==> flow/design.v <==
module ALU (A, B, ALU_Sel, ALU_Out, Carryout, Overflow);
parameter ADD  = 0;
parameter SUB  = 1;
parameter MUL_HIGH = 2;
parameter MUL_LOW = 3;
input [31:0] A;
input [31:0] B;
input [3:0] ALU_Sel;
output [31:0] ALU_Out;
output Carryout;
output Overflow;
reg[31:0] ALU_32Result;
reg[63:0] ALU_64Result;
always @(*)
begin
    ALU_32Result = 32'h00000000;
    ALU_64Result = 64'h0000000000000000;
    case(ALU_Sel)
        ADD:        ALU_32Result = A + B;
        SUB:        ALU_32Result = A - B;
        MUL_HIGH:	ALU_64Result = A * B;
        MUL_LOW:	ALU_64Result = A * B;
        default:
        begin
            ALU_32Result = 32'h00000000;
            ALU_64Result = 64'h0000000000000000;
        end
    endcase
end
assign ALU_Out = (ALU_Sel == MUL_LOW)? ALU_64Result[31:0]: (ALU_Sel == MUL_HIGH)? ALU_64Result[63:32]:ALU_32Result[31:0];
assign Carryout = 1'b0;
assign Overflow = 1'b0;
endmodule
module alu_top (
    input             clk,
    input      [31:0] A,
    input      [31:0] B,
    input      [3:0]  ALU_Sel,
    output reg [31:0] ALU_Out,
    output reg        Carryout,
    output reg        Overflow
);
reg [31:0] a_q, b_q;
reg [3:0]  sel_q;
wire [31:0] out_d;
wire        carry_d, ovf_d;
ALU u_alu (
    .A(a_q), .B(b_q), .ALU_Sel(sel_q),
    .ALU_Out(out_d), .Carryout(carry_d), .Overflow(ovf_d)
);
always @(posedge clk) begin
    a_q      <= A;
    b_q      <= B;
    sel_q    <= ALU_Sel;
    ALU_Out  <= out_d;
    Carryout <= carry_d;
    Overflow <= ovf_d;
end
endmodule
Settings: LEC_CHECK=0, CAP_MARGIN=10, CORE_MARGIN=2, CORE_UTILIZATION=72, CTS_CLUSTER_SIZE=50, HOLD_SLACK_MARGIN=-0.08, PLACE_DENSITY=0.64, SETUP_SLACK_MARGIN=1.99, SLEW_MARGIN=20; clock period 6.73 ns.
run.sh (not shown) runs the stock make flow with config.mk's settings and CLKGATE_MAP_FILE=.
The first run completed, yet does not pass: negative setup slack.
Change:
CAP_MARGIN = 20   (was 10)
HOLD_SLACK_MARGIN = -0.07   (was -0.08)
SETUP_SLACK_MARGIN = not set   (was 1.99)
Effect: The new run finished with negative setup slack left. Via count decreases by 0.60%. Count of clock-buffer cells in the layout stays the same. Fmax barely changes. Clock skew decreases by 0.011 ns. Non-clock buffer count drops by 14. Wire length came out higher by 0.39%. Cell count barely changes. Worst setup slack loses 0.0073 ns.
Change:
CTS_CLUSTER_SIZE = not set   (was 50)
HOLD_SLACK_MARGIN = not set   (was -0.07)
PLACE_DENSITY = 0.65   (was 0.64)
clock period = 6.23 ns   (was 6.73 ns; I/O delays follow)
The new run completed, yet does not pass: negative setup slack.
Sequential cell count stays the same.
First-iteration DRC count went up by a few percent.
Cell area is about the same.
Synthesized area stays the same.
Sequential share of layout area hardly moves.
Utilization went up by 0.23 points.
Die area stays the same.
Worst setup slack degrades by 0.60 ns.
Register-to-register slack degrades by 0.60 ns.
Change:
CORE_UTILIZATION = 33   (was 72)
PLACE_DENSITY = not set   (was 0.65)
clock period = 8.62 ns   (was 6.23 ns; I/O delays follow)
After rerunning: The new run went through all stages and came out clean; hold slack gets worse by 0.061 ns; cell count increases by a little under a tenth; flip-flop count does not change; core utilization decreases by 51 points; critical path depth decreases by 4.


run 1:
// alu_top: RTL as listed in full above, without the edits since
clock: 9.0 ns
lec_check: 0
abc_area: 1
cap_margin: 25
cell_pad_in_sites_detail_placement: 2
core_margin: 2
core_utilization: 40
cts_cluster_size: 27
gpl_routability_driven: 0
gpl_timing_driven: 0
max_routing_layer: met4
min_routing_layer: met2
place_density_lb_addon: 0.22
setup_slack_margin: 0.33
slew_margin: 20
Run 1 got as far as global routing (5_1_grt), where a tool error ended the run.
The inputs of run 2 differ from those of run 1 as listed below.
- a deleted GPL_TIMING_DRIVEN that had been 0
- a deleted PLACE_DENSITY_LB_ADDON that had been 0.22
- a deleted ABC_AREA that had been 1
- a deleted MAX_ROUTING_LAYER that had been met4
- a deleted CTS_CLUSTER_SIZE that had been 27
- a change of CAP_MARGIN from 25 to 20
- a deleted GPL_ROUTABILITY_DRIVEN that had been 0
- a deleted MIN_ROUTING_LAYER that had been met2
- a deleted SETUP_SLACK_MARGIN that had been 0.33
- a deleted CELL_PAD_IN_SITES_DETAIL_PLACEMENT that had been 2
## What came out
- Comparing run 1 and run 2, core area is lower on run 2.
- Run 2: area of the synthesized netlist per yosys stat lower than run 1
- Summary of run 2 over run 1: placement row count -3.4%; number of gates given a new drive strength after cts -399; cell area after technology mapping -3100 um^2; die span in y -about 3.7%; die area -7800 um^2.
- Run 2: no failed stages, no open violations at the end
For run 3, these inputs were changed with respect to run 2:
- putting CTS_CLUSTER_SIZE at 24 where nothing was set
- putting TNS_END_PERCENT at 10 where nothing was set
## What came out
Re count of cell instances traversed by the critical path: no difference whatsoever between run 3 and run 2.
Via count came out exactly the same in run 3 and run 2.
Taking run 2 as the reference, in run 3 number of buffers inserted during clock tree synthesis did not really move; layout buffer count excluding clock buffers was more or less identical.
Routed wire length: run 3 vs run 2 identical
Met2 layer usage reported by global route came out exactly the same in run 3 and run 2.
The area of the placeable core was comparable across run 3 and run 2.
Reported for run 3 and run 2, maximum achievable frequency turned out identical to the last digit.
Relative to run 3, the following input files were edited for run 4:
- clearing TNS_END_PERCENT, which used to be 10
- putting CELL_PAD_IN_SITES_DETAIL_PLACEMENT at 2 where nothing was set
- putting PLACE_DENSITY at 0.74 where nothing was set
- putting GPL_ROUTABILITY_DRIVEN at 0 where nothing was set
- swapping 20 for 25 in CAP_MARGIN
- putting SETUP_SLACK_MARGIN at 0.33 where nothing was set
- swapping 24 for 27 in CTS_CLUSTER_SIZE
- putting MAX_ROUTING_LAYER at met4 where nothing was set
- putting ABC_AREA at 1 where nothing was set
## What came out
The flow ended early for run 4: it failed with a tool error in detailed placement (3_5_place_dp). Re chip area estimate from yosys synthesis: run 3 was lower than run 4. Run 4 ends up with a area fraction in compound gates that is 3.7 points lower than in run 3. Synthesized area in run 4 vs run 3: up 8.0%. Run 4 vs run 3: post-synthesis share of cell area spent on full adders, half adders and majority gates down in run 4. Run 4 ended up with a lower sequential cell area fraction in the yosys report than run 3 did. Run 4 reports a lower mux cell area share after synthesis than run 3 does. Core outline area was higher in run 4 than in run 3.
#### Input delta (run 5 over run 4)
- removing CELL_PAD_IN_SITES_DETAIL_PLACEMENT (formerly 2)
- removing GPL_ROUTABILITY_DRIVEN (formerly 0)
- changing PLACE_DENSITY from 0.74 to 0.64
- removing MAX_ROUTING_LAYER (formerly met4)
- removing CTS_CLUSTER_SIZE (formerly 27)
- removing ABC_AREA (formerly 1)
- removing SETUP_SLACK_MARGIN (formerly 0.33)
- changing CAP_MARGIN from 25 to 20
- changing CORE_UTILIZATION from 40 to 72
- changing the clock period (ns, I/O delays scaled along) from 9.0 to 6.73
Findings:
- FAIL for each of run 4 and run 5
- No final results exist for run 4, since it was stopped by error DPL-0033 during detailed placement (3_5_place_dp).
- Between run 4 and run 5, the flow reports post-synthesis cell count from yosys decreasing by more than a quarter.
- Against run 4, run 5 reports a chip area from the yosys synthesis statistics that is lower.
- Relative to run 4, the die size of run 5 is lower by 48%.
- Run 4 → run 5: area of the placeable core decreased by 49% relative to the old numbers; placement row count decreased by 28% relative to the old numbers; synthesized netlist cell count decreased by about 26% relative to the old numbers; die height decreased by 91 um relative to the old numbers.
- Sort run 4 and run 5 by share of synthesized cell area in and-or and or-and compound cells desc -> top: run 5
- Run 5 ends up with a post-synthesis adder-cell area fraction that is 4.2 points higher than in run 4.
- Area of the mapped netlist for run 5 is lower than for run 4.


RTL: the design.v shown in full above, as it stands there.
==> flow/config.mk <==
export PLATFORM = sky130hd
export DESIGN_NAME = alu_top
export DESIGN_NICKNAME = alu_top
export VERILOG_FILES = /design/flow/design.v
export SDC_FILE = /design/flow/constraint.sdc
export NUM_CORES = 4
export LEC_CHECK = 0
export CAP_MARGIN = 20
export CORE_MARGIN = 2
export CORE_UTILIZATION = 72
export CTS_CLUSTER_SIZE = 53
export HOLD_SLACK_MARGIN = -0.1
export PLACE_DENSITY = 0.64
export SLEW_MARGIN = 20
==> flow/constraint.sdc <==
create_clock -name core_clock -period 6.23 [get_ports {clk}]
set_input_delay 1.2460 -clock core_clock [delete_from_list [all_inputs] [get_ports {clk}]]
set_output_delay 1.2460 -clock core_clock [all_outputs]
set_load 0.01 [all_outputs]
The starting point ran to the end with violations: setup timing.
Change:
Settings changed: CORE_UTILIZATION 72 to 40, CTS_CLUSTER_SIZE 53 to not set, HOLD_SLACK_MARGIN -0.1 to not set, PLACE_DENSITY 0.64 to not set.
Clock period 6.23 ns to 8.62 ns, I/O delays scaled along.
After rerunning: The changed run went through all stages and came out clean; die area rises by well over a third; flip-flop count does not change; clock-buffer cell count stays the same; hold slack gets worse by 0.17 ns; non-clock buffer count falls by 424.


willow:
Starts from the design.v that is shown in full above.
clock: 9.0 ns
lec_check: 0
cap_margin: 20
core_aspect_ratio: 1.06
core_margin: 2
core_utilization: 58
cts_cluster_diameter: 284
cts_cluster_size: 98
hold_slack_margin: 0.26
place_density: 0.38
slew_margin: 20
tns_end_percent: 40
For fjord, these inputs were changed with respect to willow:
Settings: changing CTS_CLUSTER_SIZE from 98 to 27; changing CORE_UTILIZATION from 58 to 40; setting MAX_ROUTING_LAYER to met4 for the first time; setting GPL_ROUTABILITY_DRIVEN to 0 for the first time; changing PLACE_DENSITY from 0.38 to 0.74; removing TNS_END_PERCENT (formerly 40); removing CORE_ASPECT_RATIO (formerly 1.06); removing CTS_CLUSTER_DIAMETER (formerly 284); changing HOLD_SLACK_MARGIN from 0.26 to 0.06.
==> results <==
Compared fjord against willow; final setup skew within noise. Routed wire in fjord totals less than in willow. fjord finished every stage and its layout cleared the timing, design-rule and antenna checks. Compared to willow, fjord leaves more free space in the core. Looking at fjord and willow, the fmax is a wash. Of fjord and willow, it is fjord that has the higher total number of vias.
## Diff of input files: lagoon against fjord
Settings: PLACE_DENSITY no longer set, was 0.74; CTS_CLUSTER_SIZE no longer set, was 27; SETUP_SLACK_MARGIN now 1.26, previously not set; GPL_ROUTABILITY_DRIVEN no longer set, was 0; MAX_ROUTING_LAYER no longer set, was met4; HOLD_SLACK_MARGIN no longer set, was 0.06; the clock period (ns, I/O delays scaled along) now 8.62, was 9.0.
--- outcome ---
Relative to fjord, delay of the slowest cell on the worst path has gone down in lagoon. From fjord to lagoon the numbers moved as follows: worst setup slack moved up, global-route track usage on met1 now larger, first-iteration DRC count decreased about 9%.
> inputs changed (lagoon -> maple)
Settings: an added PLACE_DENSITY of 0.64; a change of CORE_UTILIZATION from 40 to 72; a deleted SETUP_SLACK_MARGIN that had been 1.26; an added HOLD_SLACK_MARGIN of -0.1; an added CTS_CLUSTER_SIZE of 50; a change of the clock period (ns, I/O delays scaled along) from 8.62 to 6.73.
==> comparison <==
Between lagoon and maple, the difference in portion of the layout cell area used by clock cells is negligible.
Count of standard-cell rows of maple falls short of that of lagoon by more than a quarter.
| worst hold slack | maple vs lagoon | 0.060 ns higher |
Number of non-clock buffers in the layout ends up higher on maple.
maple: final setup TNS 20.30 ns below lagoon
Comparing lagoon and maple, the higher clock buffer instance count of the final layout is on maple.
lagoon: all stages complete, timing, DRC and antenna checks passed
maple completed end to end; final checks failed (negative setup slack).
Global-route usage ended up 22 points higher on maple than on lagoon.
maple gives more final HPWL from detailed placement than lagoon did.
Edits applied to the flow inputs when going from maple to juniper:
Settings: CORE_UTILIZATION: 72 -> 68; HOLD_SLACK_MARGIN: -0.1 -> unset; CTS_CLUSTER_SIZE: 50 -> 100; PLACE_DENSITY: 0.64 -> unset; the clock period (ns, I/O delays scaled along): 6.73 -> 6.12.
--- outcome ---
Status juniper: flow complete, layout not clean - negative setup slack
Relative to maple, the maximum clock rate of juniper is higher by about 1.8%.
Lower post-placement worst setup slack goes to juniper over maple.
juniper against maple; post-cts repair resize count is up by more than a quarter.
For raven, these inputs were changed with respect to juniper:
Settings: an added ABC_AREA of 1; a deleted CTS_CLUSTER_SIZE that had been 100; an added CORE_ASPECT_RATIO of 0.92; a change of CORE_UTILIZATION from 68 to 52; an added SETUP_SLACK_MARGIN of 1.23; a change of the clock period (ns, I/O delays scaled along) from 6.12 to 8.2.
### Flow results
- Across juniper and raven, a clean result was obtained everywhere but in juniper.
- Taking juniper as the reference, in raven final design utilization went down.
